Design Runner2048, start of the top module:
module Runner2048 (board_clk, VGA_R, VGA_G, VGA_B, hsync, vsync, clk, blank_n, rst, inputnums);
input board_clk, rst; 
input [3:0] inputnums; 
output hsync, vsync, clk, blank_n;
wire ce;  
clock_converter clocks(board_clk, rst, clk, ce);  
wire [9:0] xCount; 
wire [9:0] yCount;
wire ScreenArea;
VGA_Controller VGA(board_clk, rst, ce, xCount, yCount, ScreenArea, hsync, vsync, blank_n);
output reg [7:0]VGA_R, VGA_G, VGA_B;
reg R;
reg G;
reg B;
reg Rn, Gn, Bn;  
wire game_over;
wire win;
wire game_over_text = 1'b0;  
wire win_text = 1'b0;  
reg [11:0] row0[3:0];
reg [11:0] row1[3:0];
reg [11:0] row2[3:0];
reg [11:0] row3[3:0];
assign game_over = ((row0[0] !== row0[1]) && (row0[0] !== row1[0]) && (row0[1] !== row1[1]) && (row0[1] !== row0[2]) &&(row0[2] !== row1[2]) &&
	(row0[2] !== row0[3]) && (row0[3] !== row1[3]) && (row1[0] !== row1[1]) && (row1[0] !== row2[0]) && (row1[1] !== row2[1]) && 
	(row1[1] !== row1[2]) && (row1[2] !== row1[3]) && (row1[2] !== row2[2]) && (row1[3] !== row2[3]) && (row2[0] !== row2[1]) && 
	(row2[0] !== row3[0]) && (row2[1] !== row2[2]) && (row2[1] !== row3[1]) && (row2[2] !== row3[2]) && (row2[2] !== row2[3]) && 
	(row2[3] !== row3[3]) && (row3[0] !== row3[1]) && (row3[1] !== row3[2]) && (row3[2] !== row3[3])&&(row0[0] !== 0)&&
	(row0[1] !== 0)&&(row0[2] !== 0)&&(row0[3] !== 0)&&(row1[0] !== 0)&&(row1[1] !== 0)
	&&(row1[2] !== 0)&&(row1[3] !== 0)&&(row2[0] !== 0)&&(row2[1] !== 0)&&(row2[2] !== 0)
	&&(row2[3] !== 0)&&(row3[0] !== 0)&&(row3[1] !== 0)&&(row3[2] !== 0)&&(row3[3] !== 0));
assign win = ((row0[0] == 256) || (row0[1] == 256) || (row0[2] == 256) || (row0[3] == 256) || (row1[0] == 256) || (row1[1] == 256) || (row1[2] == 256) || (row1[3] == 256) || 
(row2[0] == 256) || (row2[1] == 256) || (row2[2] == 256) || (row2[3] == 256) || (row3[0] == 256) || (row3[1] == 256) || (row3[2] == 256) || (row3[3] == 256));
wire [15:0] squares1;
blocks bloc(board_clk, rst, ce, xCount,yCount,squares1);
reg [15:0]squares;
integer i;
integer a;
always @(posedge board_clk or posedge rst)
	begin
		if (rst)
			squares <= 16'd0;
		else if (ce)
			squares <= squares1;
	end
always @(*)
	begin
  ...
Settings: LEC_CHECK=0, ABC_AREA=1, CAP_MARGIN=20, CELL_PAD_IN_SITES_DETAIL_PLACEMENT=1, CORE_MARGIN=6, CORE_UTILIZATION=41, CTS_CLUSTER_DIAMETER=152, GPL_TIMING_DRIVEN=0, MIN_ROUTING_LAYER=met2, PLACE_DENSITY_LB_ADDON=0.21, SLEW_MARGIN=20, TNS_END_PERCENT=75; clock period 20.0 ns.
run.sh (not shown) runs the stock make flow with config.mk's settings and CLKGATE_MAP_FILE=.
The starting point never finished: it broke off in 5_1_grt.
Edit:
- ABC_AREA: 1 -> unset
- CELL_PAD_IN_SITES_DETAIL_PLACEMENT: 1 -> unset
- CORE_MARGIN: 6 -> 2
- CORE_UTILIZATION: 41 -> 66
- CTS_CLUSTER_DIAMETER: 152 -> unset
- GPL_TIMING_DRIVEN: 0 -> unset
- MIN_ROUTING_LAYER: met2 -> unset
- PLACE_DENSITY_LB_ADDON: 0.21 -> unset
- TNS_END_PERCENT: 75 -> unset
- clock period: 20.0 -> 7.55 ns (I/O delays scaled with it)
Now the flow completed with no timing, DRC or antenna violations.
Synthesized area came out lower by 3.5%.
Die size came out lower by 42%.
Synthesized cell count came out lower by 26%.
Edit:
- SETUP_SLACK_MARGIN: unset -> -0.31
- clock period: 7.55 -> 4.49 ns (I/O delays scaled with it)
After rerunning: The new run finished but failed the layout checks on negative setup slack; register-to-register slack got worse by 1.4 ns; critical path depth is higher by 3; count of clock-buffer cells in the layout is higher by 2; via count is higher by 9.1%; final cell count is higher by 12%; die area is unchanged; setup slack got worse by 1.4 ns; sequential cell count stays the same; cell area is higher by 12%; clock skew is higher by 0.0034 ns.


Runner2048 again, from the RTL that the note above started with.
## Runner2048
module Runner2048 (board_clk, VGA_R, VGA_G, VGA_B, hsync, vsync, clk, blank_n, rst, inputnums);
Settings: LEC_CHECK=0, CAP_MARGIN=30, CORE_ASPECT_RATIO=1.33, CORE_MARGIN=2, CORE_UTILIZATION=27, GPL_TIMING_DRIVEN=1, MAX_ROUTING_LAYER=met4, MIN_ROUTING_LAYER=met2, PLACE_DENSITY_LB_ADDON=0.1, SLEW_MARGIN=20; clock period 4.47 ns.
The first run ran to the end with violations: negative setup slack.
Change:
Settings changed: CAP_MARGIN 30 to 20, CORE_ASPECT_RATIO 1.33 to not set, CORE_UTILIZATION 27 to 65, GPL_TIMING_DRIVEN 1 to not set, MAX_ROUTING_LAYER met4 to not set, MIN_ROUTING_LAYER met2 to not set, PLACE_DENSITY_LB_ADDON 0.1 to not set, SETUP_SLACK_MARGIN set to 1.22.
Clock period 4.47 ns to 4.82 ns, I/O delays scaled along.
Now the flow completed without violations.
Routed wire length goes down by 31%.
Die area is lower by 58%.
Hold slack improved by 16 ps.
Non-clock buffer count drops by 711.
Setup slack improves by 570 ps.
Change:
Settings changed: ABC_AREA set to 1, CORE_UTILIZATION 65 to 66, CTS_CLUSTER_DIAMETER set to 256, SETUP_SLACK_MARGIN 1.22 to not set.
Clock period 4.82 ns to 4.22 ns, I/O delays scaled along.
Outcome: The new run completed and failed the layout checks on negative setup slack; worst setup slack loses 230 ps; wire length is higher by 5.7%; critical path depth came out higher by 5.
Change:
Settings changed: ABC_AREA 1 to not set, CORE_UTILIZATION 66 to 40, CTS_CLUSTER_DIAMETER 256 to not set.
Clock period 4.22 ns to 8.93 ns, I/O delays scaled along.
Result: Now the flow finished clean. Final area goes down by a little under a tenth. Cell count goes down by about a fifth. Non-clock buffer count goes down by 295.


Starting RTL as in the previous note.
Settings: LEC_CHECK=0, ABC_AREA=0, CAP_MARGIN=5, CELL_PAD_IN_SITES_DETAIL_PLACEMENT=2, CELL_PAD_IN_SITES_GLOBAL_PLACEMENT=1, CORE_ASPECT_RATIO=0.64, CORE_MARGIN=2, CORE_UTILIZATION=40, CTS_CLUSTER_DIAMETER=334, GPL_ROUTABILITY_DRIVEN=1, GPL_TIMING_DRIVEN=0, HOLD_SLACK_MARGIN=0.23, MAX_ROUTING_LAYER=met4, MIN_ROUTING_LAYER=met2, SETUP_SLACK_MARGIN=2.13, SLEW_MARGIN=40, TNS_END_PERCENT=40; clock period 20.0 ns.
The starting point died in 5_1_grt.
==> next run, changes <==
Settings changed: ABC_AREA 0 to not set, CAP_MARGIN 5 to 20, CELL_PAD_IN_SITES_DETAIL_PLACEMENT 2 to not set, CELL_PAD_IN_SITES_GLOBAL_PLACEMENT 1 to not set, CORE_ASPECT_RATIO 0.64 to not set, CORE_UTILIZATION 40 to 16, CTS_CLUSTER_DIAMETER 334 to not set, GPL_ROUTABILITY_DRIVEN 1 to not set, GPL_TIMING_DRIVEN 0 to not set, HOLD_SLACK_MARGIN 0.23 to not set, MAX_ROUTING_LAYER met4 to not set, MIN_ROUTING_LAYER met2 to not set, SETUP_SLACK_MARGIN 2.13 to not set, SLEW_MARGIN 40 to 20, TNS_END_PERCENT 40 to not set.
Clock period 20.0 ns to 25.1 ns, I/O delays scaled along.
=> The new run finished with timing, DRC and antenna clean. Area after synthesis stays the same. Synthesized cell count is unchanged. Die area rose by 150%.


raven:
Runner2048 again, from the RTL that the note above started with.
==> flow/config.mk <==
export PLATFORM = sky130hd
export DESIGN_NAME = Runner2048
export DESIGN_NICKNAME = Runner2048
export VERILOG_FILES = /design/flow/design.v
export SDC_FILE = /design/flow/constraint.sdc
export NUM_CORES = 4
export LEC_CHECK = 0
export ABC_AREA = 1
export CAP_MARGIN = 20
export CORE_MARGIN = 2
export CORE_UTILIZATION = 72
export PLACE_DENSITY_LB_ADDON = 0.2
export SLEW_MARGIN = 20
export TNS_END_PERCENT = 5
==> flow/constraint.sdc <==
create_clock -name core_clock -period 15.5 [get_ports {board_clk}]
set_input_delay 3.1000 -clock core_clock [delete_from_list [all_inputs] [get_ports {board_clk}]]
set_output_delay 3.1000 -clock core_clock [all_outputs]
set_load 0.01 [all_outputs]
raven: flow completed, timing, DRC and antenna clean
Relative to raven, the following input files were edited for amber:
- an added CTS_CLUSTER_DIAMETER of 27
- an added CTS_CLUSTER_SIZE of 80
- a change of CAP_MARGIN from 20 to 5
- a deleted TNS_END_PERCENT that had been 5
- an added SETUP_SLACK_MARGIN of 1.6
- a change of the clock period (ns, I/O delays scaled along) from 15.5 to 6.34
Synthesis-to-layout area growth, amber and raven: larger value in amber. Changes observed in amber relative to raven: via density per instance rose about 2.5%, path length in cells of the critical path fell 1. Going from raven to amber, routed length per instance grew by a few percent. On amber: final-stage net count is 89 higher than what raven gave. Side by side, total wire length turned out higher in amber than in raven. The number of detailed-route iterations in the first pass in amber sits 1 above the value recorded for raven. amber ended up with more standard cells than raven.
Relative to amber, the following input files were edited for maple:
- a change of CORE_UTILIZATION from 72 to 70
- a change of CAP_MARGIN from 5 to 20
- a deleted PLACE_DENSITY_LB_ADDON that had been 0.2
- a deleted ABC_AREA that had been 1
- a deleted CTS_CLUSTER_DIAMETER that had been 27
- a deleted SETUP_SLACK_MARGIN that had been 1.6
- a change of CTS_CLUSTER_SIZE from 80 to 19
- a change of the clock period (ns, I/O delays scaled along) from 6.34 to 4.17
--- outcome ---
- Share of synthesized cell area in and, or, nand and nor gates (maple over amber): decrease, 15 points
- The dominant kind of combinational cell comes out AND-OR/OR-AND gates in one run and simple AND/OR/NAND/NOR gates in the other, namely in maple and amber respectively.
- Yosys stat chip area in maple is about 3.5% below amber.
- maple terminated abnormally: 5_1_grt reported GRT-0232.
- Placed cell area went up by more than 10% going from amber to maple.
- Xor/xnor cell area share of the yosys netlist was higher in maple than in amber.
- In the flow results for maple and amber, the arithmetic-cell share of the synthesized area counting full adders, half adders and majority gates is larger on maple.
- | netlist area before placement | maple vs amber | about 3.5% lower |
- Of maple and amber, it is maple that has the lower worst slack after detailed placement.
- Quantity of gates resized following cts: maple > amber
- Looking at core utilization before placement, maple sits 1.5 points below amber.
- Re full die area: maple and amber aren't equal, and the higher value belongs to amber.
#### Input delta (garnet over maple)
- CORE_UTILIZATION changed from 70 to 40
- CTS_CLUSTER_SIZE removed (was 19)
- the clock period (ns, I/O delays scaled along) changed from 4.17 to 7.3
==> comparison <==
garnet: no failed stages, no open violations at the end
Cell area after technology mapping: maple vs garnet identical
garnet against maple: count of flip-flops with a built-in enable after synthesis saw little to no change; half-perimeter wire length of the detailed placement result saw an increase.
